==> flow/config.mk <==
export PLATFORM = sky130hd
export DESIGN_NAME = main
export DESIGN_NICKNAME = main
export VERILOG_FILES = /design/flow/design.v
export SDC_FILE = /design/flow/constraint.sdc
export NUM_CORES = 4
export LEC_CHECK = 0
export CAP_MARGIN = 20
export CORE_MARGIN = 2
export CORE_UTILIZATION = 70
export CTS_CLUSTER_SIZE = 38
export SLEW_MARGIN = 20
==> flow/constraint.sdc <==
create_clock -name core_clock -period 3.23 [get_ports {clk}]
set_input_delay 0.6460 -clock core_clock [delete_from_list [all_inputs] [get_ports {clk}]]
set_output_delay 0.6460 -clock core_clock [all_outputs]
set_load 0.01 [all_outputs]
==> flow/design.v <==
`timescale 1ns/1ps
`default_nettype none
module adder_1(a, b, c_in, sum, c_out);
input wire a, b, c_in;
output logic sum, c_out;
logic sum0;
logic sum1;
logic carry0;
logic carry1;
always_comb begin
  sum0 = a ^ b;
  sum = sum0 ^ c_in;
  carry0 = a & b;
  carry1 = sum0 & c_in;
  c_out = carry1 | carry0; 
end
endmodule
`timescale 1ns/1ps
`default_nettype none
module eight_input_adder(neighbors, sum);
input  wire [7:0] neighbors;
output logic [3:0] sum;
logic s1, c1, s2, c2, s3, c3, c4, s4, c5, c6;
adder_1 FA1 (.a(neighbors[0]), .b(neighbors[1]), .c_in(neighbors[2]), .sum(s1), .c_out(c1));
adder_1 FA2 (.a(neighbors[3]), .b(neighbors[4]), .c_in(neighbors[5]), .sum(s2), .c_out(c2));
adder_1 FA3 (.a(s1), .b(s2), .c_in(neighbors[6]), .sum(s3), .c_out(c3));
adder_1 HA1 (.a(s3), .b(neighbors[7]), .c_in(1'b0), .sum(sum[0]), .c_out(c4));
adder_1 FA4 (.a(c1), .b(c2), .c_in(c3), .sum(s4), .c_out(c5));
adder_1 HA2 (.a(s4), .b(c4), .c_in(1'b0), .sum(sum[1]), .c_out(c6));
adder_1 HA3 (.a(c5), .b(c6), .c_in(1'b0), .sum(sum[2]), .c_out(sum[3]));
endmodule
module equality_comparator(a, b, out);
input wire [3:0] a;
input wire [3:0] b;
output logic out;
logic [3:0] xor_out;
always_comb begin
    xor_out = a ^ b;
    out = ~xor_out[0] & ~xor_out[1] & ~xor_out[2] & ~xor_out[3];
end
endmodule
`default_nettype none
`timescale 1ns/1ps
module conway_cell(clk, rst, ena, state_0, state_d, state_q, neighbors);
input wire clk;
input wire rst;
input wire ena;
input wire state_0;
output logic state_d;
output logic state_q;
input wire [7:0] neighbors;
logic [3:0] sum;
eight_input_adder eight_input_adder_inst (.neighbors(neighbors), .sum(sum));
logic three_neighbors;
logic two_neighbors;
logic two_or_three_neighbors;
equality_comparator two_neighbors_comparator (.a(sum), .b(4'b0010), .out(two_neighbors));
equality_comparator three_neighbors_comparator (.a(sum), .b(4'b0011), .out(three_neighbors));
always_comb begin
	two_or_three_neighbors = three_neighbors | two_neighbors;
	state_d = (~ state_q & three_neighbors) | (state_q & two_or_three_neighbors);
end
always_ff @(posedge clk) begin : delay
	state_q <= rst ? state_0 : (ena ? state_d : state_q);
end 
endmodule
`default_nettype none  
module main(clk, rst, ena, state_0, cells);
parameter N = 16;  
parameter M = N + 2;  
input wire clk;
input wire rst;
input wire ena;
input wire [N*N-1:0] state_0;
output logic [N*N-1:0] cells;
wire [M*M-1:0] bordered_cells_q;  
wire [M*M-1:0] bordered_cells_d;
logic [M*M-1:0] bordered_cells_0;  
function int cell_index(int i, int j);
  cell_index = M*j + i;
endfunction
generate
  genvar i;
  genvar j;
  for (i = 0; i < M; i = i + 1) begin : cells_x
    for (j = 0; j < M; j = j + 1) begin : cells_y
      if ( (i > 0) && (i < (M-1)) && (j > 0) && (j < (M-1)) ) begin
        assign bordered_cells_0[cell_index(i, j)] = state_0[N*(j-1) + (i-1)];
        conway_cell CELL(
          .clk(clk), .rst(rst), .ena(ena),
          .neighbors({
            bordered_cells_q[cell_index(i-1, j-1)],
            bordered_cells_q[cell_index(i-1, j  )],
            bordered_cells_q[cell_index(i-1, j+1)],
            bordered_cells_q[cell_index(i  , j+1)],
            bordered_cells_q[cell_index(i+1, j+1)],
            bordered_cells_q[cell_index(i+1, j  )],
            bordered_cells_q[cell_index(i+1, j-1)],
            bordered_cells_q[cell_index(i  , j-1)]
          }),
          .state_0(bordered_cells_0[cell_index(i, j)]),
          .state_d(bordered_cells_d[cell_index(i, j)]),
          .state_q(bordered_cells_q[cell_index(i, j)])
        );
      end else begin  
        assign bordered_cells_0[cell_index(i,j)] = 1'b0;
        assign bordered_cells_q[cell_index(i,j)] = bordered_cells_0[cell_index(i,j)];
        assign bordered_cells_d[cell_index(i,j)] = 0;
      end
    end
  end
  for (i = 0; i < N; i = i + 1) begin : unborder
    always_comb begin
        cells[N*(i+1)-1:N*i] = bordered_cells_q[M*(i+2)-2:M*(i+1)+1];
    end
  end
endgenerate
endmodule
`default_nettype wire  
==> flow/run.sh <==
#!/bin/bash
# the make line also repeats each setting of config.mk as NAME=value (left out here)
make -C /OpenROAD-flow-scripts/flow DESIGN_CONFIG=/design/flow/config.mk WORK_HOME=/design/flow/orfs CLKGATE_MAP_FILE= finish
==> Slide: Implementation Results, run 1 <==
Key Metrics from the Run

Floorplanning
  – Core ar.: 70,300 µm²
  – Die H: 271 µm
  – I/O pins: 515
  – Chip area: 73,500 µm²
  – Die W: 271 µm
  – Cell Rows: 97
  – Pre-Place Util: 0.710

Synthesis
  – Synth Net Count: 6,916
  – Seq cells post-synth: 256
  – XOR/XNOR Area Share: 0
  – Yosys adder share: 0.556
  – Synth async-reset ratio: 0
  – Post-Syn Area per Cell: 10.0 µm²
  – Cell Type Count: 22
  – Area share, top type: 0.361
  – Top cells by count, synth: inv_1 (1,738), fa_1 (900), ha_1 (779), buf_4 (259), edfxtp_1 (256)
  – Syn. warnings: 4
  – Post-Synthesis Cells: 4,978
  – Main synth FF type: edfxtp_1
  – Mux frac, synth: 0
  – Most frequent cell after synthesis: inv_1
  – Chip Area, Yosys: 49,900 µm²
  – Count of library flops with an enable pin: 256
  – Yosys cell count: 4,978
  – Top cells by area: fa_1 (36%), ha_1 (20%), edfxtp_1 (15%)
  – Top logic family: adder cells
  – Simple-Gate Area Share: 0.0840
  – AO/OA Area Share: 0.0290
  – Cell taking the most area after synthesis: fa_1
  – Post-synth seq share: 0.154
  – Mapped cell area: 49,900 µm²

Status
  – Status: did not finish
  – Fail Step: 5_1_grt
  – First error: [ERROR GRT-0232] Routing congestion too high. Check the congestion heatmap in the GUI.

Clocking
  – Sink Count: 256
  – CTS H-tree depth: 2
  – Clock buffer count from CTS: 39
  – Root buffer cell: clkbuf_16
  – Clock buffer depth: 3

Placement
  – Worst slack, placed: -0.190 ns
  – Placed instance area: 59,300 µm²
  – I/O Buffers: 514
  – Routability Congestion: 0.906
  – Dpl cells: 6,702
  – DP HPWL: 99,300 µm

GRT
  – Total gr overflow: 7,451
  – GRT Util Overall: 1.05
-- metal layers --
layer / overflow / global-route usage
met1: 33 / 0.905
met2: 5819 / 1.38
met3: 60 / 0.789
met4: 1530 / 1.19
met5: 9 / 0.467
-- stage by stage --
stage	utilization	hold slack, ns
after CTS	0.934	0.610
after floorplan	-	0.649
after global placement	0.844	0.681
after detailed placement	0.844	0.700
-- timing repair --
| action | in CTS |
|---|---|
| hold buffers | 0 |
| cloned | 6 |
| endpoints found under the setup margin | 195 |
| resized | 628 |
| buffers inserted | 259 |
| pin swaps | 772 |
==> inputs of run 2 (changes only) <==
CORE_UTILIZATION = 45   (was 70)
CTS_CLUSTER_SIZE = default   (was 38)
PLACE_DENSITY = 0.6   (was default)
clock period = 5.0 ns   (was 3.23 ns; I/O delays follow)
==> Slide: Implementation Results, run 2 <==
Run Summary

Clocking
  – Clock buffer depth: 3
  – CTS H-tree depth: 2
  – Clock-pin slew on the worst setup and hold paths: 0.06 ns
  – Clock latency (worst-skew pair): 0.63 ns
  – Sink Count: 256
  – Clock buffer count from CTS: 44
  – CTS tree: built
  – CTS Hold Buffers Added: 0
  – # Post-CTS Setup Buffers: 0
  – Root buffer cell: clkbuf_16
  – Post-CTS resize count: 0

Critical path
  – Worst r2r dst: cells_x[7].cells_y[10].genblk1.CELL.state_q
  – Crit path kind: flip-flop to flip-flop
  – CP endpoint: cells_x[7].cells_y[10].genblk1.CELL.state_q
  – CP most frequent cell: fa_1
  – Critical Path Slowest Stage Cell: edfxtp_1
  – Critical path startpoint: cells_x[8].cells_y[10].genblk1.CELL.state_q
  – R2R depth: 9
  – Worst path depth: 9
  – CP required: 5.47 ns
  – Critical path fanouts, max: 8
  – Delay-heaviest family, CP: adder cells
  – CP startpoint kind: flip-flop
  – Crit end category: flip-flop
  – R2R Path Start: cells_x[8].cells_y[10].genblk1.CELL.state_q
  – WP buf/inv: 2
  – Worst Path Arrival: 4.09 ns
  – Slowest stage delay, CP: 0.64 ns
  – Crit path cell chain: inv_1, fa_1, fa_1, fa_1, inv_1, ha_1, ha_1, or4b_1, o21ai_1
  – Worst reg2reg setup slack: 1.38 ns

STA
  – Final hold viol count: 0
  – Hold_ws: 0.714 ns
  – Finish-stage setup viols: 0
  – Fmax: 276 MHz
  – Final setup TNS: 0 ns
  – Tightest slew margin relative to the limit: 0.415
  – Slew at the pin closest to its max-slew limit: 0.878 ns
  – Tmin final: 3.62 ns
  – Final Max Slew Viols: 0
  – Unrepaired setup endpoints after global routing: false
  – Cycle use final: 0.724
  – Clock skew: 0.0288 ns

Placement
  – Routability Congestion: 0.845
  – DP HPWL: 94,600 µm
  – I/O Buffers: 514

Synthesis
  – Post-synth seq share: 0.154
  – Cell Type Count: 22
  – Post-Syn Area per Cell: 10.0 µm²
  – Cell taking the most area after synthesis: fa_1
  – Main synth FF type: edfxtp_1
  – Yosys adder share: 0.556
  – Top logic family: adder cells
  – Top cells by area: fa_1 (36%), ha_1 (20%), edfxtp_1 (15%)
  – XOR/XNOR Area Share: 0
  – Synth Net Count: 6,916
  – Simple-Gate Area Share: 0.0840
  – Syn. warnings: 4
  – Area share, top type: 0.361
  – Mapped cell area: 49,900 µm²
  – Mux frac, synth: 0
  – Chip Area, Yosys: 49,900 µm²
  – Synth async-reset ratio: 0
  – Top cells by count, synth: inv_1 (1,738), fa_1 (900), ha_1 (779), buf_4 (259), edfxtp_1 (256)
  – Yosys cell count: 4,978
  – Post-Synthesis Cells: 4,978
  – Seq cells post-synth: 256
  – Most frequent cell after synthesis: inv_1
  – AO/OA Area Share: 0.0290
  – Count of library flops with an enable pin: 256

Run
  – Max cap viols: 0
  – Tally of OpenROAD warnings: 97

Routing
  – Total Wirelength: 120,000 µm
  – Vias: 32,257
  – Initial DRC count: 1,184
  – Detailed-route DRC error count: 0
  – Via-to-Cell Ratio: 4.77
  – DRT Pass-1 Iters: 5
  – Antenna Violating Nets Remaining: 0
  – WL/cell: 17.7 µm

Final layout
  – Area Growth Syn to Fin: 12.3%
  – Nets: 7,174
  – Util after Layout: 0.508

Floorplanning
  – Chip area: 114,000 µm²
  – Cell Rows: 122
  – Die H: 337 µm
  – I/O pins: 515
  – Die W: 337 µm
  – Pre-Place Util: 0.452
  – Core ar.: 110,000 µm²

GRT
  – Vias in the first global route: 33,991
  – First-pass GRT wire length: 192,000 µm
  – GRT Util Overall: 0.221
  – Total gr overflow: 0
  – Largest net degree at the start of global routing: 176
  – Antenna violations before repair: 35

Hold path
  – Worst Hold Class: flip-flop to flip-flop
  – Hold Path Origin: cells_x[16].cells_y[1].genblk1.CELL.state_q
  – Hold Path Cell Cnt: 2
  – Hold EP: cells_x[16].cells_y[1].genblk1.CELL.state_q

Status
  – Status: timing/DRC/antenna clean
[run 2: through the flow]
stage	cell area [µm²]	worst slack [ns]	std cells
after floorplan	49900	1.23	4978
after global placement	54800	1.37	6678
final	56100	1.38	6763
after CTS	56000	1.33	6752
after global routing	56100	1.16	6757
after detailed placement	54800	1.34	6678
[run 2: area by class of cell]
cell class                      instances  area (µm²)
Clock inverter                         16        77.6
Clock buffer                           58        1170
Inverter                             1738        6520
Sequential cell                       256        7690
Timing Repair Buffer                  524        5310
Fill cell                           10246       54300
Multi-Input combinational cell       2672       33400
Antenna cell                           11        27.5
Tap cell                             1488        1860
[run 2: per-layer routing]
metal  wire, µm  vias up  part of all wire  track usage
met5        280        -            0.0023            0
met4       3280       42             0.027       0.0594
met3       7920      159             0.066       0.0550
met2      58200      524              0.49        0.373
met1      50000    16309              0.42        0.283
li1           -    15223                 -            -
==> inputs of run 3 (changes only) <==
CORE_UTILIZATION = 71   (was 45)
CTS_CLUSTER_SIZE = 10   (was default)
PLACE_DENSITY = default   (was 0.6)
PLACE_DENSITY_LB_ADDON = 0.0   (was default)
SETUP_SLACK_MARGIN = 0.2   (was default)
TNS_END_PERCENT = 5   (was default)
clock period = 3.63 ns   (was 5.0 ns; I/O delays follow)
==> Slide: Implementation Results, run 3 <==
Run Summary

Status
  – Status: timing/DRC/antenna clean

Synthesis
  – Cell taking the most area after synthesis: fa_1
  – Mapped cell area: 49,900 µm²
  – Post-Syn Area per Cell: 10.0 µm²
  – Synth Net Count: 6,916
  – Main synth FF type: edfxtp_1
  – Yosys adder share: 0.556
  – Top cells by area: fa_1 (36%), ha_1 (20%), edfxtp_1 (15%)
  – Top logic family: adder cells
  – Yosys cell count: 4,978
  – AO/OA Area Share: 0.0290
  – Top cells by count, synth: inv_1 (1,738), fa_1 (900), ha_1 (779), buf_4 (259), edfxtp_1 (256)
  – XOR/XNOR Area Share: 0
  – Syn. warnings: 4
  – Synth async-reset ratio: 0
  – Area share, top type: 0.361
  – Post-synth seq share: 0.154
  – Mux frac, synth: 0
  – Count of library flops with an enable pin: 256
  – Chip Area, Yosys: 49,900 µm²
  – Most frequent cell after synthesis: inv_1
  – Seq cells post-synth: 256
  – Post-Synthesis Cells: 4,978
  – Simple-Gate Area Share: 0.0840
  – Cell Type Count: 22

Critical path
  – R2R Path Start: cells_x[12].cells_y[11].genblk1.CELL.state_q
  – Delay-heaviest family, CP: adder cells
  – Worst reg2reg setup slack: 0.13 ns
  – Crit path kind: flip-flop to flip-flop
  – CP required: 4.07 ns
  – R2R depth: 10
  – Crit end category: flip-flop
  – Worst r2r dst: cells_x[11].cells_y[11].genblk1.CELL.state_q
  – WP buf/inv: 3
  – CP startpoint kind: flip-flop
  – CP endpoint: cells_x[11].cells_y[11].genblk1.CELL.state_q
  – Worst path depth: 10
  – Crit path cell chain: buf_6, inv_1, fa_1, fa_1, fa_1, inv_1, ha_1, ha_1, or4b_1, o21ai_1
  – Critical Path Slowest Stage Cell: fa_1
  – Critical path fanouts, max: 7
  – Critical path startpoint: cells_x[12].cells_y[11].genblk1.CELL.state_q
  – CP most frequent cell: fa_1
  – Slowest stage delay, CP: 0.49 ns
  – Worst Path Arrival: 3.93 ns

Floorplanning
  – Cell Rows: 97
  – Core ar.: 69,800 µm²
  – Die W: 269 µm
  – Chip area: 72,400 µm²
  – Pre-Place Util: 0.715
  – I/O pins: 515
  – Die H: 269 µm

STA
  – Slew at the pin closest to its max-slew limit: 0.962 ns
  – Clock skew: 0.0166 ns
  – Final setup TNS: 0 ns
  – Fmax: 286 MHz
  – Finish-stage setup viols: 0
  – Final worst setup slack: 0.134 ns
  – Final hold viol count: 0
  – Cycle use final: 0.963
  – Tmin final: 3.50 ns
  – Final Max Slew Viols: 0
  – Unrepaired setup endpoints after global routing: true
  – Hold_ws: 0.630 ns
  – Tightest slew margin relative to the limit: 0.359

GRT
  – First-pass GRT wire length: 193,000 µm
  – Total gr overflow: 0
  – Antenna violations before repair: 22
  – GRT Util Overall: 0.338
  – Vias in the first global route: 37,465
  – Largest net degree at the start of global routing: 195

Routing
  – DRT met1 WL: 45,800 µm
  – Metal3 WL: 7910 µm
  – Initial DRC count: 1,946
  – Antenna Violating Nets Remaining: 0
  – Vias: 35,359
  – Via-to-Cell Ratio: 5.37
  – Detailed-route DRC error count: 0
  – DRT Pass-1 Iters: 8
  – Total Wirelength: 125,000 µm
  – Met2 Wirelength: 64,100 µm
  – Max layer used: met5
  – WL/cell: 18.9 µm

Final layout
  – Area Growth Syn to Fin: 20.5%
  – Util after Layout: 0.862
  – Nets: 7,545

Run
  – Max cap viols: 0
  – Tally of OpenROAD warnings: 96

Clocking
  – Clock buffer count from CTS: 39
  – Clock-pin slew on the worst setup and hold paths: 0.06 ns
  – Clock buffer depth: 3
  – CTS H-tree depth: 2
  – Clock latency (worst-skew pair): 0.58 ns
  – CTS tree: built
  – Root buffer cell: clkbuf_16
  – Sink Count: 256
  – CTS Hold Buffers Added: 0

Placement
  – Worst slack, placed: 0.0899 ns
  – DP HPWL: 94,000 µm
  – I/O Buffers: 514
  – Routability Congestion: 0.886

Hold path
  – Worst Hold Class: input pin to flip-flop
  – Hold Path Cell Cnt: 3
  – Hold EP: cells_x[13].cells_y[9].genblk1.CELL.state_q
  – Hold Path Origin: rst
## run 3: final cells by class
class	instances	area, µm²
clock buffer	51	1060
multi-input combinational	2672	34700
fill	3692	9610
clock inverter	14	57.6
antenna	19	47.5
tap	940	1180
inverter	1738	6540
sequential	256	7690
timing repair buffer	900	8900
## run 3: per-stage QoR
step,cells,area (µm²)
2_1_floorplan,4978,49900
3_5_place_dp,6432,56600
5_1_grt,6584,60200
4_1_cts,6522,58000
6_report,6590,60200
3_3_place_gp,6432,56600
## run 3: what timing repair did
action / in CTS / in global routing
setup buffers: 25 / 45
gates resized: 5 / 519
pin swaps: 3 / 547
endpoints found under the setup margin: 90 / 189
gates cloned: 0 / 4
## run 3: metal layers
layer,GRT usage,vias up
met4,0.163,10
met3,0.0617,354
li1,-,15996
met5,0,-
met1,0.420,17967
met2,0.574,1032
==> inputs of run 4 (changes only) <==
CORE_UTILIZATION = 68   (was 71)
CTS_CLUSTER_SIZE = 37   (was 10)
PLACE_DENSITY_LB_ADDON = default   (was 0.0)
SETUP_SLACK_MARGIN = default   (was 0.2)
TNS_END_PERCENT = default   (was 5)
clock period = 3.29 ns   (was 3.63 ns; I/O delays follow)
==> Slide: Implementation Results, run 4 <==
Run Summary

Status
  – Status: complete, but fails checks
  – Violated Checks: setup timing

Critical path
  – Crit path kind: flip-flop to flip-flop
  – Slowest stage delay, CP: 0.54 ns
  – Critical path fanouts, max: 6
  – CP startpoint kind: flip-flop
  – Crit path cell chain: buf_12, buf_6, fa_1, inv_1, fa_2, fa_1, inv_1, ha_2, ha_4, or4b_1, o21ai_1
  – Delay-heaviest family, CP: adder cells
  – Critical Path Slowest Stage Cell: fa_1
  – WP buf/inv: 4
  – Critical path startpoint: cells_x[3].cells_y[11].genblk1.CELL.state_q
  – R2R Path Start: cells_x[3].cells_y[11].genblk1.CELL.state_q
  – R2R depth: 11
  – Worst path depth: 11
  – Worst reg2reg setup slack: -0.30 ns
  – Worst Path Arrival: 4.03 ns
  – CP required: 3.73 ns
  – CP endpoint: cells_x[2].cells_y[10].genblk1.CELL.state_q
  – Worst r2r dst: cells_x[2].cells_y[10].genblk1.CELL.state_q
  – Crit end category: flip-flop

Placement
  – I/O Buffers: 514
  – Placed instance area: 58,700 µm²
  – Worst slack, placed: -0.144 ns
  – Dpl cells: 6,684
  – DP HPWL: 94,100 µm
  – Routability Congestion: 0.878

Clocking
  – Clock latency (worst-skew pair): 0.60 ns
  – CTS H-tree depth: 2
  – CTS tree: built
  – Clock buffer depth: 3
  – CTS Hold Buffers Added: 0
  – Sink Count: 256
  – Root buffer cell: clkbuf_16
  – Clock-pin slew on the worst setup and hold paths: 0.06 ns
  – Clock buffer count from CTS: 40

STA
  – Slew at the pin closest to its max-slew limit: 0.904 ns
  – Final hold viol count: 0
  – Tmin final: 3.59 ns
  – Finish-stage setup viols: 164
  – Unrepaired setup endpoints after global routing: true
  – Final worst setup slack: -0.301 ns
  – Cycle use final: 1.09
  – Hold_ws: 0.602 ns
  – Clock skew: 0.0195 ns
  – Tightest slew margin relative to the limit: 0.397
  – Fmax: 278 MHz
  – Final Max Slew Viols: 0

Hold path
  – Hold EP: cells_x[16].cells_y[9].genblk1.CELL.state_q
  – Hold Path Origin: rst
  – Hold Path Cell Cnt: 3
  – Worst Hold Class: input pin to flip-flop

Floorplanning
  – Die W: 275 µm
  – I/O pins: 515
  – Core ar.: 72,800 µm²
  – Cell Rows: 99
  – Pre-Place Util: 0.685
  – Die H: 275 µm
  – Chip area: 75,600 µm²

Synthesis
  – Cell taking the most area after synthesis: fa_1
  – Chip Area, Yosys: 49,900 µm²
  – Post-synth seq share: 0.154
  – Mapped cell area: 49,900 µm²
  – AO/OA Area Share: 0.0290
  – Mux frac, synth: 0
  – Yosys cell count: 4,978
  – Synth async-reset ratio: 0
  – Simple-Gate Area Share: 0.0840
  – Syn. warnings: 4
  – Area share, top type: 0.361
  – Top logic family: adder cells
  – Seq cells post-synth: 256
  – Top cells by count, synth: inv_1 (1,738), fa_1 (900), ha_1 (779), buf_4 (259), edfxtp_1 (256)
  – Count of library flops with an enable pin: 256
  – Synth Net Count: 6,916
  – Main synth FF type: edfxtp_1
  – Post-Synthesis Cells: 4,978
  – Post-Syn Area per Cell: 10.0 µm²
  – Cell Type Count: 22
  – XOR/XNOR Area Share: 0
  – Top cells by area: fa_1 (36%), ha_1 (20%), edfxtp_1 (15%)
  – Most frequent cell after synthesis: inv_1
  – Yosys adder share: 0.556

Final layout
  – Fin cells: 7,127
  – Final Cell Area: 67,300 µm²
  – Area Growth Syn to Fin: 34.8%
  – Logic area: 37,000 µm²
  – Nets: 8,051
  – Sequential cell area: 7690 µm²
  – Fillcell total: 2,532

GRT
  – Met3 Usage GRT: 0.0600
  – Largest net degree at the start of global routing: 162
  – Most Used Layer, Global Route: met2
  – Met2 usage: 0.584
  – Vias in the first global route: 40,175
  – Total gr overflow: 0
  – Antenna violations before repair: 25
  – GRT Util Overall: 0.341
  – Met1 Use GR: 0.424
  – First-pass GRT wire length: 201,000 µm

Routing
  – Via-to-Cell Ratio: 5.78
  – WL/cell: 23.7 µm
  – Total Wirelength: 169,000 µm
  – DRT Pass-1 Iters: 6
  – Initial DRC count: 3,503
  – Antenna Violating Nets Remaining: 0
  – Vias: 41,165
  – Detailed-route DRC error count: 0

Run
  – Max cap viols: 0
  – Tally of OpenROAD warnings: 102
[run 4: repair_timing]
| item | in CTS | in global routing |
|---|---|---|
| buffers inserted | 158 | 192 |
| gates resized | 444 | 720 |
| setup endpoints to repair | 180 | 196 |
| cloned | 3 | 0 |
| pin swaps | 406 | 796 |
| endpoints found under the hold margin | 0 | 0 |
[run 4: per-layer routing]
layer / up-vias / routed length (µm)
met5: - / 57
met4: 8 / 15300
met3: 1024 / 14300
met2: 2429 / 84600
met1: 20682 / 55000
li1: 17022 / -
[run 4: cell type report]
cell class              count  share of cell area
clock buffers              51              0.0158
clock inverters            21             0.00251
flip-flops and latches    256               0.114
inverters                1738              0.0973
diodes                     25            0.000930
multi-input cells        2672               0.550
repair buffers           1405               0.202
well taps                 959              0.0178
[run 4: through the flow]
stage	utilization	TNS (ns)
2_1_floorplan	-	-2.42
3_3_place_gp	0.805	-0.704
3_5_place_dp	0.805	-6.44
4_1_cts	0.861	-1.21
5_1_grt	0.924	-27.77
6_report	0.924	-14.79
==> inputs of run 5 (changes only) <==
MAX_ROUTING_LAYER = met4   (was default)
PLACE_DENSITY = 0.6   (was default)
SETUP_SLACK_MARGIN = -0.2   (was default)
SLEW_MARGIN = 35   (was 20)
clock period = 3.1 ns   (was 3.29 ns; I/O delays follow)
==> Slide: Implementation Results, run 5 <==
Run Summary

Synthesis
  – Top cells by count, synth: inv_1 (1,738), fa_1 (900), ha_1 (779), buf_4 (259), edfxtp_1 (256)
  – Count of library flops with an enable pin: 256
  – Simple-Gate Area Share: 0.0840
  – Top logic family: adder cells
  – Top cells by area: fa_1 (36%), ha_1 (20%), edfxtp_1 (15%)
  – Mux frac, synth: 0
  – Cell taking the most area after synthesis: fa_1
  – Mapped cell area: 49,900 µm²
  – Yosys adder share: 0.556
  – Synth Net Count: 6,916
  – Area share, top type: 0.361
  – Post-Synthesis Cells: 4,978
  – Syn. warnings: 4
  – Seq cells post-synth: 256
  – Post-synth seq share: 0.154
  – XOR/XNOR Area Share: 0
  – Yosys cell count: 4,978
  – Most frequent cell after synthesis: inv_1
  – Main synth FF type: edfxtp_1
  – Post-Syn Area per Cell: 10.0 µm²
  – Synth async-reset ratio: 0
  – AO/OA Area Share: 0.0290
  – Chip Area, Yosys: 49,900 µm²
  – Cell Type Count: 22

STA
  – Tightest slew margin relative to the limit: 0.623
  – Clock skew: 0.0230 ns
  – Finish-stage setup viols: 205
  – Final worst setup slack: -0.410 ns
  – Tmin final: 3.51 ns
  – Slew at the pin closest to its max-slew limit: 0.566 ns
  – Cycle use final: 1.13
  – Hold_ws: 0.602 ns
  – Final hold viol count: 0
  – Fmax: 285 MHz
  – Unrepaired setup endpoints after global routing: true
  – Final Max Slew Viols: 0

Critical path
  – Crit path kind: flip-flop to flip-flop
  – CP startpoint kind: flip-flop
  – Worst reg2reg setup slack: -0.41 ns
  – Delay-heaviest family, CP: adder cells
  – R2R Path Start: cells_x[5].cells_y[7].genblk1.CELL.state_q
  – Critical Path Slowest Stage Cell: fa_1
  – WP buf/inv: 4
  – Critical path startpoint: cells_x[5].cells_y[7].genblk1.CELL.state_q
  – Worst path depth: 11
  – Crit end category: flip-flop
  – R2R depth: 11
  – Slowest stage delay, CP: 0.52 ns
  – CP endpoint: cells_x[4].cells_y[7].genblk1.CELL.state_q
  – Crit path cell chain: buf_12, buf_4, fa_1, inv_2, fa_2, fa_1, inv_2, ha_2, ha_1, or4b_1, o21ai_1
  – Critical path fanouts, max: 5
  – CP required: 3.55 ns
  – Worst Path Arrival: 3.96 ns
  – Worst r2r dst: cells_x[4].cells_y[7].genblk1.CELL.state_q

Placement
  – Routability Congestion: 0.901
  – I/O Buffers: 514
  – DP HPWL: 96,400 µm
  – Worst slack, placed: -0.345 ns
  – Placed instance area: 59,700 µm²

Clocking
  – Clock-pin slew on the worst setup and hold paths: 0.06 ns
  – Sink Count: 256
  – Clock latency (worst-skew pair): 0.60 ns
  – Clock buffer depth: 3
  – CTS H-tree depth: 2
  – Root buffer cell: clkbuf_16
  – Clock buffer count from CTS: 39
  – CTS tree: built

Routing
  – Via-to-Cell Ratio: 5.49
  – WL/cell: 21.0 µm
  – Detailed-route DRC error count: 0
  – Vias: 39,343
  – Antenna Violating Nets Remaining: 0
  – Total Wirelength: 150,000 µm
  – Initial DRC count: 2,611
  – DRT Pass-1 Iters: 7

Hold path
  – Hold Path Origin: rst
  – Hold EP: cells_x[16].cells_y[10].genblk1.CELL.state_q
  – Hold Path Cell Cnt: 3
  – Worst Hold Class: input pin to flip-flop

GRT
  – Antenna violations before repair: 19
  – Total gr overflow: 0
  – GRT Util Overall: 0.343
  – Vias in the first global route: 39,724
  – First-pass GRT wire length: 197,000 µm
  – Largest net degree at the start of global routing: 93

Final layout
  – Final Cell Area: 66,500 µm²
  – Util after Layout: 0.913
  – Nets: 8,079
  – Area Growth Syn to Fin: 33.1%

Floorplanning
  – I/O pins: 515
  – Pre-Place Util: 0.685
  – Core ar.: 72,800 µm²
  – Die H: 275 µm
  – Cell Rows: 99
  – Die W: 275 µm
  – Chip area: 75,600 µm²

Status
  – Violated Checks: setup timing
  – Status: complete, but fails checks

Run
  – Max cap viols: 0
  – Tally of OpenROAD warnings: 93
==> run 5: routing by layer <==
layer  track usage  routed length, µm
met5             -                  0
met4         0.143               9270
met3        0.0522              10500
met2         0.570              77700
met1         0.422              52800
==> run 5: repair_timing <==
item,CTS,global route
setup endpoints to repair,158,197
pin swaps,110,758
gates cloned,1,3
buffers inserted,91,205
hold buffers,0,0
resized,202,803
==> run 5: area by class of cell <==
cell class                 count  area, µm²
clock inverter                21       97.6
clock buffer                  50       1020
antenna                       30       75.1
fill                        2860       6370
inverter                    1738       6530
tap                          959       1200
sequential                   256       7690
multi-input combinational   2672      36400
timing repair buffer        1434      13400
==> run 5: stage by stage <==
step | cells | TNS, ns
floorplan | 4978 | -80.37
global placement | 6839 | -30.77
detailed placement | 6839 | -42.46
CTS | 6984 | -41.26
global route | 7152 | -66.40
finish | 7160 | -48.36
==> inputs of run 6 (changes only) <==
CORE_UTILIZATION = 72   (was 68)
CTS_CLUSTER_SIZE = default   (was 37)
MAX_ROUTING_LAYER = default   (was met4)
PLACE_DENSITY = 0.43   (was 0.6)
SETUP_SLACK_MARGIN = default   (was -0.2)
SLEW_MARGIN = 20   (was 35)
clock period = 3.96 ns   (was 3.1 ns; I/O delays follow)
==> Slide: Implementation Results, run 6 <==
Run Summary

Synthesis
  – Seq cells post-synth: 256
  – Simple-Gate Area Share: 0.0840
  – Count of library flops with an enable pin: 256
  – Cell Type Count: 22
  – Most frequent cell after synthesis: inv_1
  – Area share, top type: 0.361
  – Post-Synthesis Cells: 4,978
  – Top cells by count, synth: inv_1 (1,738), fa_1 (900), ha_1 (779), buf_4 (259), edfxtp_1 (256)
  – Mux frac, synth: 0
  – XOR/XNOR Area Share: 0
  – Post-Syn Area per Cell: 10.0 µm²
  – Post-synth seq share: 0.154
  – Cell taking the most area after synthesis: fa_1
  – Mapped cell area: 49,900 µm²
  – Synth async-reset ratio: 0
  – Syn. warnings: 4
  – Synth Net Count: 6,916
  – Yosys cell count: 4,978
  – Yosys adder share: 0.556
  – Main synth FF type: edfxtp_1
  – AO/OA Area Share: 0.0290
  – Top cells by area: fa_1 (36%), ha_1 (20%), edfxtp_1 (15%)
  – Top logic family: adder cells
  – Chip Area, Yosys: 49,900 µm²

Hold path
  – Worst Hold Class: flip-flop to flip-flop
  – Hold Path Cell Cnt: 2
  – Hold Path Origin: cells_x[16].cells_y[1].genblk1.CELL.state_q
  – Hold EP: cells_x[16].cells_y[1].genblk1.CELL.state_q

Placement
  – Routability Congestion: 0.855
  – DP HPWL: 91,200 µm
  – I/O Buffers: 514
  – Worst slack, placed: 0.326 ns

Critical path
  – R2R depth: 9
  – Worst r2r dst: cells_x[10].cells_y[5].genblk1.CELL.state_q
  – CP startpoint kind: flip-flop
  – Crit end category: flip-flop
  – Worst Path Arrival: 4.08 ns
  – Crit path cell chain: inv_1, fa_1, fa_1, fa_1, inv_1, ha_1, ha_1, or4b_1, o21ai_1
  – CP most frequent cell: fa_1
  – Critical path startpoint: cells_x[10].cells_y[4].genblk1.CELL.state_q
  – Delay-heaviest family, CP: adder cells
  – R2R Path Start: cells_x[10].cells_y[4].genblk1.CELL.state_q
  – Critical Path Slowest Stage Cell: edfxtp_1
  – Worst reg2reg setup slack: 0.30 ns
  – Crit path kind: flip-flop to flip-flop
  – Critical path fanouts, max: 9
  – Worst path depth: 9
  – CP endpoint: cells_x[10].cells_y[5].genblk1.CELL.state_q
  – CP required: 4.38 ns
  – Slowest stage delay, CP: 0.66 ns
  – WP buf/inv: 2

Clocking
  – CTS H-tree depth: 2
  – Clock buffer depth: 3
  – CTS Hold Buffers Added: 0
  – Root buffer cell: clkbuf_16
  – Post-CTS resize count: 0
  – Clock-pin slew on the worst setup and hold paths: 0.06 ns
  – CTS tree: built
  – Clock latency (worst-skew pair): 0.58 ns
  – Clock buffer count from CTS: 39
  – # Post-CTS Setup Buffers: 0
  – Sink Count: 256

GRT
  – Vias in the first global route: 35,855
  – First-pass GRT wire length: 188,000 µm
  – Antenna violations before repair: 29
  – Largest net degree at the start of global routing: 203
  – GRT Util Overall: 0.341
  – Total gr overflow: 0

Routing
  – Total Wirelength: 115,000 µm
  – Via-to-Cell Ratio: 5.33
  – DRT Pass-1 Iters: 5
  – Vias: 33,527
  – WL/cell: 18.2 µm
  – Detailed-route DRC error count: 0
  – Initial DRC count: 1,867
  – Antenna Violating Nets Remaining: 0

Floorplanning
  – Pre-Place Util: 0.728
  – Die H: 267 µm
  – Die W: 267 µm
  – Cell Rows: 96
  – Core ar.: 68,600 µm²
  – I/O pins: 515
  – Chip area: 71,500 µm²

STA
  – Fmax: 273 MHz
  – Tmin final: 3.66 ns
  – Final hold viol count: 0
  – Slew at the pin closest to its max-slew limit: 1.07 ns
  – Finish-stage setup viols: 0
  – Final worst setup slack: 0.302 ns
  – Final Max Slew Viols: 0
  – Clock skew: 0.0202 ns
  – Tightest slew margin relative to the limit: 0.287
  – Unrepaired setup endpoints after global routing: false
  – Cycle use final: 0.924
  – Final setup TNS: 0 ns

Run
  – Tally of OpenROAD warnings: 99
  – Max cap viols: 0

Final layout
  – Nets: 7,254
  – Area Growth Syn to Fin: 12.0%

Status
  – Status: timing/DRC/antenna clean
## run 6: layout make-up
type                    count  area (µm²)
clock buffers              55        1080
repair buffers            609        5950
flip-flops and latches    256        7690
well taps                 931        1160
clock inverters             8        33.8
fillers                  4406       12700
diodes                     23        57.6
inverters                1738        6520
multi-input cells        2672       33400
## run 6: routing by layer
layer / global-route usage / wire [µm] / vias to the layer above
met5: 0 / 107 / -
met4: 0.169 / 6560 / 16
met3: 0.0642 / 7480 / 305
met2: 0.578 / 57700 / 882
met1: 0.422 / 43000 / 16938
li1: - / - / 15386
## run 6: through the flow
step	cells	instance area (µm²)	hold WS (ns)	util
after floorplan	4978	49900	0.649	-
after global placement	6206	54700	0.682	0.798
after detailed placement	6206	54700	0.692	0.798
after CTS	6269	55800	0.719	0.814
after global routing	6286	55900	0.761	0.815
final	6292	55900	0.720	0.815
==> inputs of run 7 (changes only) <==
ABC_AREA = 1   (was default)
CELL_PAD_IN_SITES_DETAIL_PLACEMENT = 0   (was default)
CORE_UTILIZATION = 60   (was 72)
CTS_CLUSTER_DIAMETER = 381   (was default)
GPL_TIMING_DRIVEN = 0   (was default)
PLACE_DENSITY = default   (was 0.43)
PLACE_DENSITY_LB_ADDON = 0.11   (was default)
SETUP_SLACK_MARGIN = -0.53   (was default)
SLEW_MARGIN = 25   (was 20)
TNS_END_PERCENT = 100   (was default)
clock period = 5.53 ns   (was 3.96 ns; I/O delays follow)
==> Slide: Implementation Results, run 7 <==
Run Summary

Synthesis
  – Cell taking the most area after synthesis: fa_1
  – Cell Type Count: 12
  – Area share, top type: 0.346
  – Yosys adder share: 0.533
  – Most frequent cell after synthesis: inv_1
  – Top cells by count, synth: inv_1 (2,209), fa_1 (900), ha_1 (779), nand2_1 (767), nor2_1 (480)
  – Top logic family: adder cells
  – Post-Synthesis Cells: 5,961
  – XOR/XNOR Area Share: 0
  – AO/OA Area Share: 0.000384
  – Mux frac, synth: 0
  – Count of library flops with an enable pin: 256
  – Synth Net Count: 7,899
  – Synth async-reset ratio: 0
  – Post-Syn Area per Cell: 8.74 µm²
  – Main synth FF type: edfxtp_1
  – Yosys cell count: 5,961
  – Mapped cell area: 52,100 µm²
  – Chip Area, Yosys: 52,100 µm²
  – Simple-Gate Area Share: 0.114
  – Seq cells post-synth: 256
  – Post-synth seq share: 0.148
  – Syn. warnings: 4
  – Top cells by area: fa_1 (35%), ha_1 (19%), inv_1 (16%)

Critical path
  – Worst reg2reg setup slack: 1.87 ns
  – R2R depth: 10
  – Critical Path Slowest Stage Cell: edfxtp_1
  – Crit end category: flip-flop
  – Worst r2r dst: cells_x[10].cells_y[5].genblk1.CELL.state_q
  – Worst path depth: 10
  – Slowest stage delay, CP: 0.83 ns
  – Delay-heaviest family, CP: adder cells
  – Critical path startpoint: cells_x[11].cells_y[5].genblk1.CELL.state_q
  – Crit path cell chain: inv_1, fa_1, fa_1, fa_1, inv_1, ha_1, ha_1, nor2_1, nand3_1, nand2_1
  – Critical path fanouts, max: 8
  – CP required: 5.86 ns
  – CP endpoint: cells_x[10].cells_y[5].genblk1.CELL.state_q
  – Worst Path Arrival: 3.99 ns
  – CP startpoint kind: flip-flop
  – R2R Path Start: cells_x[11].cells_y[5].genblk1.CELL.state_q
  – Crit path kind: flip-flop to flip-flop
  – CP most frequent cell: fa_1
  – WP buf/inv: 2

Run
  – Tally of OpenROAD warnings: 88
  – Max cap viols: 0

GRT
  – Total gr overflow: 0
  – GRT Util Overall: 0.332
  – Largest net degree at the start of global routing: 44
  – Antenna violations before repair: 3
  – Vias in the first global route: 39,648
  – First-pass GRT wire length: 222,000 µm

Clocking
  – CTS tree: built
  – CTS Hold Buffers Added: 0
  – Clock buffer depth: 3
  – Clock latency (worst-skew pair): 0.59 ns
  – Sink Count: 256
  – CTS H-tree depth: 2
  – Clock buffer count from CTS: 41
  – Post-CTS resize count: 0
  – Root buffer cell: clkbuf_16
  – Clock-pin slew on the worst setup and hold paths: 0.06 ns
  – # Post-CTS Setup Buffers: 0

Floorplanning
  – Core ar.: 86,300 µm²
  – Cell Rows: 108
  – Pre-Place Util: 0.603
  – Chip area: 89,200 µm²
  – Die H: 299 µm
  – I/O pins: 515
  – Die W: 299 µm

Final layout
  – Area Growth Syn to Fin: 15.4%
  – Nets: 8,462
  – Util after Layout: 0.696
  – Final Cell Area: 60,100 µm²
  – Sequential cell area: 7690 µm²
  – Logic area: 33,700 µm²
  – Fillcell total: 6,880
  – Fin cells: 7,707

STA
  – Clock skew: 0.0260 ns
  – Slew at the pin closest to its max-slew limit: 0.906 ns
  – Fmax: 273 MHz
  – Cycle use final: 0.662
  – Unrepaired setup endpoints after global routing: false
  – Tightest slew margin relative to the limit: 0.396
  – Finish-stage setup viols: 0
  – Final setup TNS: 0 ns
  – Final hold viol count: 0
  – Final Max Slew Viols: 0
  – Tmin final: 3.66 ns

Hold path
  – Hold EP: cells_x[16].cells_y[1].genblk1.CELL.state_q
  – Hold Path Origin: cells_x[16].cells_y[1].genblk1.CELL.state_q
  – Hold Path Cell Cnt: 4
  – Worst Hold Class: flip-flop to flip-flop

Routing
  – Antenna Violating Nets Remaining: 0
  – Vias: 37,516
  – Detailed-route DRC error count: 0
  – Via-to-Cell Ratio: 4.87
  – Initial DRC count: 1,904
  – DRT Pass-1 Iters: 7
  – WL/cell: 18.4 µm
  – Total Wirelength: 142,000 µm

Placement
  – I/O Buffers: 513
  – Routability Congestion: 0.934
  – Dpl cells: 7,636
  – Placed instance area: 58,800 µm²
  – DP HPWL: 114,000 µm

Status
  – Status: timing/DRC/antenna clean
==> run 7: layout make-up <==
| cell class | count | area share |
|---|---|---|
| Inverter | 2209 | 0.138 |
| Clock inverter | 13 | 0.00194 |
| Sequential cell | 256 | 0.128 |
| Antenna cell | 3 | 0.000125 |
| Timing Repair Buffer | 520 | 0.0883 |
| Tap cell | 1155 | 0.0240 |
| Multi-Input combinational cell | 3183 | 0.561 |
| Buffer | 313 | 0.0397 |
| Clock buffer | 55 | 0.0187 |
==> run 7: routing by layer <==
metal  vias to the layer above  track usage  part of all wire
met3                       331       0.0545             0.071
li1                      17789            -                 -
met2                      1143        0.565              0.48
met4                         2        0.172             0.063
met1                     18251        0.410              0.38
met5                         -            0          0.000092
==> run 7: metrics by stage <==
step                      worst slack [ns]  hold WS, ns
after floorplan                      0.418        0.698
after global placement               -2.47        0.751
after detailed placement              1.95        0.749
after CTS                             1.92        0.766
after global routing                  1.71        0.864
final                                 1.87        0.760
==> inputs of run 8 (changes only) <==
CAP_MARGIN = 40   (was 20)
CELL_PAD_IN_SITES_DETAIL_PLACEMENT = default   (was 0)
CORE_UTILIZATION = 72   (was 60)
CTS_CLUSTER_DIAMETER = 29   (was 381)
CTS_CLUSTER_SIZE = 72   (was default)
GPL_TIMING_DRIVEN = default   (was 0)
PLACE_DENSITY_LB_ADDON = 0.27   (was 0.11)
SETUP_SLACK_MARGIN = 0.8   (was -0.53)
SLEW_MARGIN = 20   (was 25)
TNS_END_PERCENT = 5   (was 100)
clock period = 2.81 ns   (was 5.53 ns; I/O delays follow)
==> Slide: Implementation Results, run 8 <==
Key Metrics from the Run

Clocking
  – Clock buffer count from CTS: 107
  – Root buffer cell: clkbuf_16
  – CTS Hold Buffers Added: 0
  – Clock buffer depth: 3
  – Sink Count: 256
  – CTS H-tree depth: 3

Floorplanning
  – Die W: 273 µm
  – Pre-Place Util: 0.728
  – I/O pins: 515
  – Chip area: 74,500 µm²
  – Die H: 273 µm
  – Cell Rows: 98
  – Core ar.: 71,600 µm²

Synthesis
  – Mapped cell area: 52,100 µm²
  – Main synth FF type: edfxtp_1
  – Seq cells post-synth: 256
  – Post-Synthesis Cells: 5,961
  – Synth Net Count: 7,899
  – Cell taking the most area after synthesis: fa_1
  – Yosys cell count: 5,961
  – Top cells by count, synth: inv_1 (2,209), fa_1 (900), ha_1 (779), nand2_1 (767), nor2_1 (480)
  – Yosys adder share: 0.533
  – Chip Area, Yosys: 52,100 µm²
  – Cell Type Count: 12
  – Top cells by area: fa_1 (35%), ha_1 (19%), inv_1 (16%)
  – Area share, top type: 0.346
  – Synth async-reset ratio: 0
  – Simple-Gate Area Share: 0.114
  – XOR/XNOR Area Share: 0
  – Post-synth seq share: 0.148
  – Mux frac, synth: 0
  – Most frequent cell after synthesis: inv_1
  – Syn. warnings: 4
  – AO/OA Area Share: 0.000384
  – Count of library flops with an enable pin: 256
  – Top logic family: adder cells
  – Post-Syn Area per Cell: 8.74 µm²

GRT
  – GRT Util Overall: 0.920
  – Total gr overflow: 1,342

Placement
  – DP HPWL: 116,000 µm
  – Routability Congestion: 0.936
  – Dpl cells: 7,794
  – I/O Buffers: 514

Status
  – Status: did not finish
  – Fail Step: 5_1_grt
  – First error: [ERROR GRT-0232] Routing congestion too high. Check the congestion heatmap in the GUI.
-- run 8: repair_timing --
item                       CTS
buffers inserted            34
pin swaps                  251
setup endpoints to repair  508
gates resized              522
-- run 8: metal layers --
metal,overflow,GRT usage
met3,72,0.823
met5,8,0.646
met4,473,0.996
met1,60,0.877
met2,729,1.03
-- run 8: per-stage QoR --
stage | worst slack [ns] | area (µm²)
3_3_place_gp | -0.185 | 61400
3_5_place_dp | -0.316 | 61400
4_1_cts | -0.319 | 66500
2_1_floorplan | -0.421 | 52100
==> inputs of run 9 (changes only) <==
ABC_AREA = default   (was 1)
CAP_MARGIN = 30   (was 40)
CORE_UTILIZATION = 68   (was 72)
CTS_CLUSTER_SIZE = 24   (was 72)
MAX_ROUTING_LAYER = met4   (was default)
MIN_ROUTING_LAYER = met1   (was default)
PLACE_DENSITY_LB_ADDON = default   (was 0.27)
SETUP_SLACK_MARGIN = default   (was 0.8)
TNS_END_PERCENT = default   (was 5)
clock period = 2.23 ns   (was 2.81 ns; I/O delays follow)
==> Slide: Implementation Results, run 9 <==
Key Metrics from the Run

Placement
  – DP HPWL: 96,000 µm
  – Routability Congestion: 0.869
  – Placed instance area: 60,500 µm²
  – I/O Buffers: 514

Floorplanning
  – Pre-Place Util: 0.685
  – Die W: 275 µm
  – Cell Rows: 99
  – I/O pins: 515
  – Die H: 275 µm
  – Chip area: 75,600 µm²
  – Core ar.: 72,800 µm²

Clocking
  – CTS Hold Buffers Added: 0
  – CTS H-tree depth: 3
  – Sink Count: 256
  – Root buffer cell: clkbuf_16
  – Clock buffer count from CTS: 113
  – Clock buffer depth: 3

Synthesis
  – Main synth FF type: edfxtp_1
  – Top cells by area: fa_1 (36%), ha_1 (20%), edfxtp_1 (15%)
  – Synth Net Count: 6,916
  – Yosys cell count: 4,978
  – Mapped cell area: 49,900 µm²
  – Area share, top type: 0.361
  – Synth async-reset ratio: 0
  – Post-Synthesis Cells: 4,978
  – Cell Type Count: 22
  – Yosys adder share: 0.556
  – XOR/XNOR Area Share: 0
  – Most frequent cell after synthesis: inv_1
  – Count of library flops with an enable pin: 256
  – Post-Syn Area per Cell: 10.0 µm²
  – Post-synth seq share: 0.154
  – AO/OA Area Share: 0.0290
  – Simple-Gate Area Share: 0.0840
  – Chip Area, Yosys: 49,900 µm²
  – Mux frac, synth: 0
  – Seq cells post-synth: 256
  – Top cells by count, synth: inv_1 (1,738), fa_1 (900), ha_1 (779), buf_4 (259), edfxtp_1 (256)
  – Top logic family: adder cells
  – Cell taking the most area after synthesis: fa_1
  – Syn. warnings: 4

Status
  – First error: [ERROR GRT-0232] Routing congestion too high. Check the congestion heatmap in the GUI.
  – Status: did not finish
  – Fail Step: 5_1_grt

GRT
  – GRT Util Overall: 0.815
  – Total gr overflow: 237
## run 9: metrics by stage
stage | worst slack (ns) | instances | utilization | TNS [ns]
after CTS | -1.11 | 7220 | 0.918 | -258.61
after detailed placement | -1.12 | 6842 | 0.831 | -228.96
after global placement | -1.05 | 6842 | 0.831 | -214.75
after floorplan | -1.01 | 4978 | - | -420.96
## run 9: repair_timing
action                                 in CTS
pin swaps                                 419
gates resized                             349
cloned                                      1
endpoints found under the hold margin       0
setup buffers                             167
setup endpoints to repair                 456
## run 9: layer usage
| metal | GRT overflow | global-route usage |
|---|---|---|
| met1 | 2 | 0.774 |
| met2 | 106 | 0.954 |
| met3 | 12 | 0.691 |
| met4 | 117 | 0.814 |
| met5 | - | - |
==> inputs of run 10 (changes only) <==
ABC_AREA = 1   (was default)
CAP_MARGIN = 20   (was 30)
CELL_PAD_IN_SITES_DETAIL_PLACEMENT = 1   (was default)
CELL_PAD_IN_SITES_GLOBAL_PLACEMENT = 0   (was default)
CORE_MARGIN = 9   (was 2)
CORE_UTILIZATION = 34   (was 68)
CTS_CLUSTER_DIAMETER = default   (was 29)
CTS_CLUSTER_SIZE = default   (was 24)
MAX_ROUTING_LAYER = default   (was met4)
MIN_ROUTING_LAYER = met2   (was met1)
PLACE_DENSITY = 0.51   (was default)
SETUP_SLACK_MARGIN = 0.71   (was default)
clock period = 3.03 ns   (was 2.23 ns; I/O delays follow)
==> Slide: Implementation Results, run 10 <==
Run Summary

Status
  – Status: complete, but fails checks
  – Violated Checks: setup timing

Hold path
  – Worst Hold Class: input pin to flip-flop
  – Hold Path Origin: rst
  – Hold EP: cells_x[16].cells_y[1].genblk1.CELL.state_q
  – Hold Path Cell Cnt: 3

Critical path
  – Crit path cell chain: buf_4, clkbuf_16, fa_1, inv_1, fa_2, fa_1, inv_2, ha_4, ha_4, nor2_1, nand3_1, nand2_1
  – Worst reg2reg setup slack: -0.11 ns
  – Worst r2r dst: cells_x[6].cells_y[6].genblk1.CELL.state_q
  – Crit end category: flip-flop
  – R2R depth: 12
  – Delay-heaviest family, CP: adder cells
  – CP endpoint: cells_x[6].cells_y[6].genblk1.CELL.state_q
  – Slowest stage delay, CP: 0.53 ns
  – Worst Path Arrival: 3.55 ns
  – Critical path fanouts, max: 4
  – CP required: 3.44 ns
  – Crit path kind: flip-flop to flip-flop
  – Critical Path Slowest Stage Cell: fa_1
  – CP startpoint kind: flip-flop
  – Worst path depth: 12
  – Critical path startpoint: cells_x[7].cells_y[6].genblk1.CELL.state_q
  – WP buf/inv: 4
  – R2R Path Start: cells_x[7].cells_y[6].genblk1.CELL.state_q

Floorplanning
  – Chip area: 168,000 µm²
  – Die H: 409 µm
  – Die W: 409 µm
  – I/O pins: 515
  – Core ar.: 152,000 µm²
  – Pre-Place Util: 0.343
  – Cell Rows: 143

Final layout
  – Area Growth Syn to Fin: 38.0%
  – Nets: 8,987

Routing
  – DRT Pass-1 Iters: 8
  – Detailed-route DRC error count: 0
  – Via-to-Cell Ratio: 6.11
  – Total Wirelength: 186,000 µm
  – Initial DRC count: 7,663
  – Antenna Violating Nets Remaining: 0
  – WL/cell: 20.3 µm
  – Vias: 55,951

Synthesis
  – Yosys cell count: 5,961
  – Main synth FF type: edfxtp_1
  – Top logic family: adder cells
  – Cell taking the most area after synthesis: fa_1
  – Synth Net Count: 7,899
  – Post-Syn Area per Cell: 8.74 µm²
  – Yosys adder share: 0.533
  – Mux frac, synth: 0
  – Post-synth seq share: 0.148
  – Simple-Gate Area Share: 0.114
  – Top cells by area: fa_1 (35%), ha_1 (19%), inv_1 (16%)
  – Top cells by count, synth: inv_1 (2,209), fa_1 (900), ha_1 (779), nand2_1 (767), nor2_1 (480)
  – Cell Type Count: 12
  – XOR/XNOR Area Share: 0
  – Seq cells post-synth: 256
  – Synth async-reset ratio: 0
  – Count of library flops with an enable pin: 256
  – Syn. warnings: 4
  – Most frequent cell after synthesis: inv_1
  – Chip Area, Yosys: 52,100 µm²
  – Mapped cell area: 52,100 µm²
  – Area share, top type: 0.346
  – Post-Synthesis Cells: 5,961
  – AO/OA Area Share: 0.000384

Placement
  – Routability Congestion: 0.848
  – I/O Buffers: 514
  – DP HPWL: 139,000 µm

Clocking
  – Clock-pin slew on the worst setup and hold paths: 0.06 ns
  – Root buffer cell: clkbuf_16
  – Clock buffer count from CTS: 45
  – Sink Count: 256
  – CTS tree: built
  – CTS H-tree depth: 2
  – Clock latency (worst-skew pair): 0.66 ns
  – Clock buffer depth: 3

STA
  – Cycle use final: 1.04
  – Final Max Slew Viols: 0
  – Tightest slew margin relative to the limit: 0.417
  – Unrepaired setup endpoints after global routing: true
  – Fmax: 319 MHz
  – Finish-stage setup viols: 20
  – Slew at the pin closest to its max-slew limit: 0.874 ns
  – Final worst setup slack: -0.110 ns
  – Tmin final: 3.14 ns
  – Hold_ws: 0.517 ns
  – Clock skew: 0.0215 ns
  – Final hold viol count: 0

GRT
  – Vias in the first global route: 65,644
  – GRT Util Overall: 0.315
  – First-pass GRT wire length: 272,000 µm
  – Largest net degree at the start of global routing: 109
  – Antenna violations before repair: 4
  – Total gr overflow: 0

Run
  – Max cap viols: 0
  – Tally of OpenROAD warnings: 94
[run 10: what timing repair did]
item	CTS	global route
resized	544	796
cloned	1	1
pin swaps	390	744
endpoints found under the setup margin	495	498
hold buffers	0	0
setup buffers	170	173
[run 10: final cells by class]
cell class,instances,area (µm²)
Fill cell,17243,80200
Multi-Input combinational cell,3183,38300
Timing Repair Buffer,1354,13400
Inverter,2209,8390
Sequential cell,256,7690
Tap cell,2030,2540
Clock buffer,61,1230
Clock inverter,22,181
Antenna cell,39,97.6
[run 10: per-layer routing]
layer  vias up  wire [µm]  GRT usage
li1      18874          -          -
met1     20862          0          -
met2     14880      99900      0.386
met3      1302      72800      0.427
met4        33      12300     0.0350
met5         -        930     0.0948
[run 10: per-stage QoR]
| step | setup slack, ns | cells | utilization | TNS [ns] | cell area [µm²] |
|---|---|---|---|---|---|
| floorplan | -0.245 | 5961 | - | -62.76 | 52400 |
| global placement | -0.0187 | 8687 | 0.409 | -0.0674 | 62100 |
| detailed placement | -0.0764 | 8687 | 0.409 | -1.33 | 62100 |
| CTS | -0.0181 | 8941 | 0.441 | -0.0308 | 67000 |
| global route | -0.194 | 9117 | 0.472 | -6.70 | 71800 |
| finish | -0.110 | 9154 | 0.473 | -0.405 | 71900 |
==> inputs of run 11 (changes only) <==
ABC_AREA = default   (was 1)
CAP_MARGIN = 0   (was 20)
CELL_PAD_IN_SITES_DETAIL_PLACEMENT = default   (was 1)
CORE_ASPECT_RATIO = 0.65   (was default)
CORE_MARGIN = 2   (was 9)
CORE_UTILIZATION = 26   (was 34)
MAX_ROUTING_LAYER = met4   (was default)
PLACE_DENSITY = default   (was 0.51)
PLACE_DENSITY_LB_ADDON = 0.03   (was default)
SETUP_SLACK_MARGIN = 0.29   (was 0.71)
SLEW_MARGIN = 0   (was 20)
clock period = 2.75 ns   (was 3.03 ns; I/O delays follow)
==> Slide: Implementation Results, run 11 <==
Run Summary

Status
  – Status: complete, but fails checks
  – Violated Checks: setup timing

Synthesis
  – Cell Type Count: 22
  – Post-synth seq share: 0.154
  – Simple-Gate Area Share: 0.0840
  – Post-Synthesis Cells: 4,978
  – AO/OA Area Share: 0.0290
  – XOR/XNOR Area Share: 0
  – Synth async-reset ratio: 0
  – Mux frac, synth: 0
  – Top logic family: adder cells
  – Mapped cell area: 49,900 µm²
  – Seq cells post-synth: 256
  – Yosys adder share: 0.556
  – Cell taking the most area after synthesis: fa_1
  – Syn. warnings: 4
  – Count of library flops with an enable pin: 256
  – Synth Net Count: 6,916
  – Yosys cell count: 4,978
  – Post-Syn Area per Cell: 10.0 µm²
  – Area share, top type: 0.361
  – Main synth FF type: edfxtp_1
  – Top cells by area: fa_1 (36%), ha_1 (20%), edfxtp_1 (15%)
  – Most frequent cell after synthesis: inv_1
  – Chip Area, Yosys: 49,900 µm²
  – Top cells by count, synth: inv_1 (1,738), fa_1 (900), ha_1 (779), buf_4 (259), edfxtp_1 (256)

Routing
  – Total Wirelength: 158,000 µm
  – Via-to-Cell Ratio: 5.57
  – Antenna Violating Nets Remaining: 0
  – Detailed-route DRC error count: 0
  – Vias: 49,147
  – DRT Pass-1 Iters: 21
  – Initial DRC count: 2,891
  – WL/cell: 17.9 µm

Floorplanning
  – Die W: 548 µm
  – Pre-Place Util: 0.262
  – I/O pins: 515
  – Die H: 357 µm
  – Core ar.: 190,000 µm²
  – Chip area: 196,000 µm²
  – Cell Rows: 129

Critical path
  – CP required: 3.27 ns
  – R2R depth: 11
  – Worst r2r dst: cells_x[15].cells_y[2].genblk1.CELL.state_q
  – Worst path depth: 11
  – Critical path startpoint: cells_x[15].cells_y[3].genblk1.CELL.state_q
  – Crit end category: flip-flop
  – CP endpoint: cells_x[15].cells_y[2].genblk1.CELL.state_q
  – Crit path cell chain: buf_12, buf_4, fa_1, inv_1, fa_2, fa_1, inv_1, ha_2, ha_1, or4b_1, o21ai_1
  – Delay-heaviest family, CP: adder cells
  – CP startpoint kind: flip-flop
  – WP buf/inv: 4
  – R2R Path Start: cells_x[15].cells_y[3].genblk1.CELL.state_q
  – Worst reg2reg setup slack: -0.57 ns
  – Critical Path Slowest Stage Cell: fa_1
  – Crit path kind: flip-flop to flip-flop
  – Worst Path Arrival: 3.84 ns
  – Critical path fanouts, max: 6
  – Slowest stage delay, CP: 0.49 ns

Final layout
  – Area Growth Syn to Fin: 40.4%
  – Sequential cell area: 7690 µm²
  – Logic area: 37,000 µm²
  – Fillcell total: 19,450
  – Fin cells: 8,831
  – Final Cell Area: 70,100 µm²
  – Nets: 8,151

Hold path
  – Worst Hold Class: input pin to flip-flop
  – Hold EP: cells_x[8].cells_y[9].genblk1.CELL.state_q
  – Hold Path Cell Cnt: 3
  – Hold Path Origin: rst

GRT
  – GRT Util Overall: 0.260
  – Total gr overflow: 0
  – Antenna violations before repair: 2
  – Vias in the first global route: 60,788
  – First-pass GRT wire length: 242,000 µm
  – Largest net degree at the start of global routing: 83

Placement
  – Placed instance area: 63,100 µm²
  – Dpl cells: 8,493
  – I/O Buffers: 514
  – Worst slack, placed: -0.624 ns
  – DP HPWL: 124,000 µm
  – Routability Congestion: 0.820

Clocking
  – CTS tree: built
  – Sink Count: 256
  – Clock latency (worst-skew pair): 0.68 ns
  – Clock buffer count from CTS: 44
  – CTS H-tree depth: 2
  – Root buffer cell: clkbuf_16
  – Clock buffer depth: 3
  – Clock-pin slew on the worst setup and hold paths: 0.07 ns

STA
  – Fmax: 301 MHz
  – Tightest slew margin relative to the limit: 0.673
  – Clock skew: 0.0425 ns
  – Hold_ws: 0.452 ns
  – Final worst setup slack: -0.569 ns
  – Cycle use final: 1.21
  – Tmin final: 3.32 ns
  – Finish-stage setup viols: 227
  – Unrepaired setup endpoints after global routing: true
  – Final Max Slew Viols: 0
  – Slew at the pin closest to its max-slew limit: 0.490 ns
  – Final hold viol count: 0

Run
  – Tally of OpenROAD warnings: 91
  – Max cap viols: 0
## run 11: area by class of cell
class                      count  share of cell area
antenna                       34             0.00121
clock buffer                  60              0.0169
clock inverter                16             0.00105
inverter                    1738              0.0937
multi-input combinational   2672               0.527
sequential                   256               0.110
tap                         2554              0.0456
timing repair buffer        1501               0.205
## run 11: repair_timing
action | CTS | global route
endpoints found under the hold margin | 0 | 0
buffers inserted | 158 | 67
gates resized | 477 | 304
pin swaps | 622 | 332
hold buffers | 0 | 0
cloned | 1 | 2
endpoints found under the setup margin | 386 | 428
## run 11: per-layer routing
metal | vias up | wire length, µm | track usage
met1 | 19149 | 0 | -
met3 | 247 | 71700 | 0.380
li1 | 17181 | - | -
met2 | 12570 | 82700 | 0.275
met5 | - | 0 | -
met4 | 0 | 3640 | 0.0201
## run 11: through the flow
stage,setup TNS (ns),util
floorplan,-199.16,-
global placement,-102.37,0.332
detailed placement,-104.76,0.332
CTS,-102.09,0.358
global route,-129.80,0.368
finish,-99.07,0.368
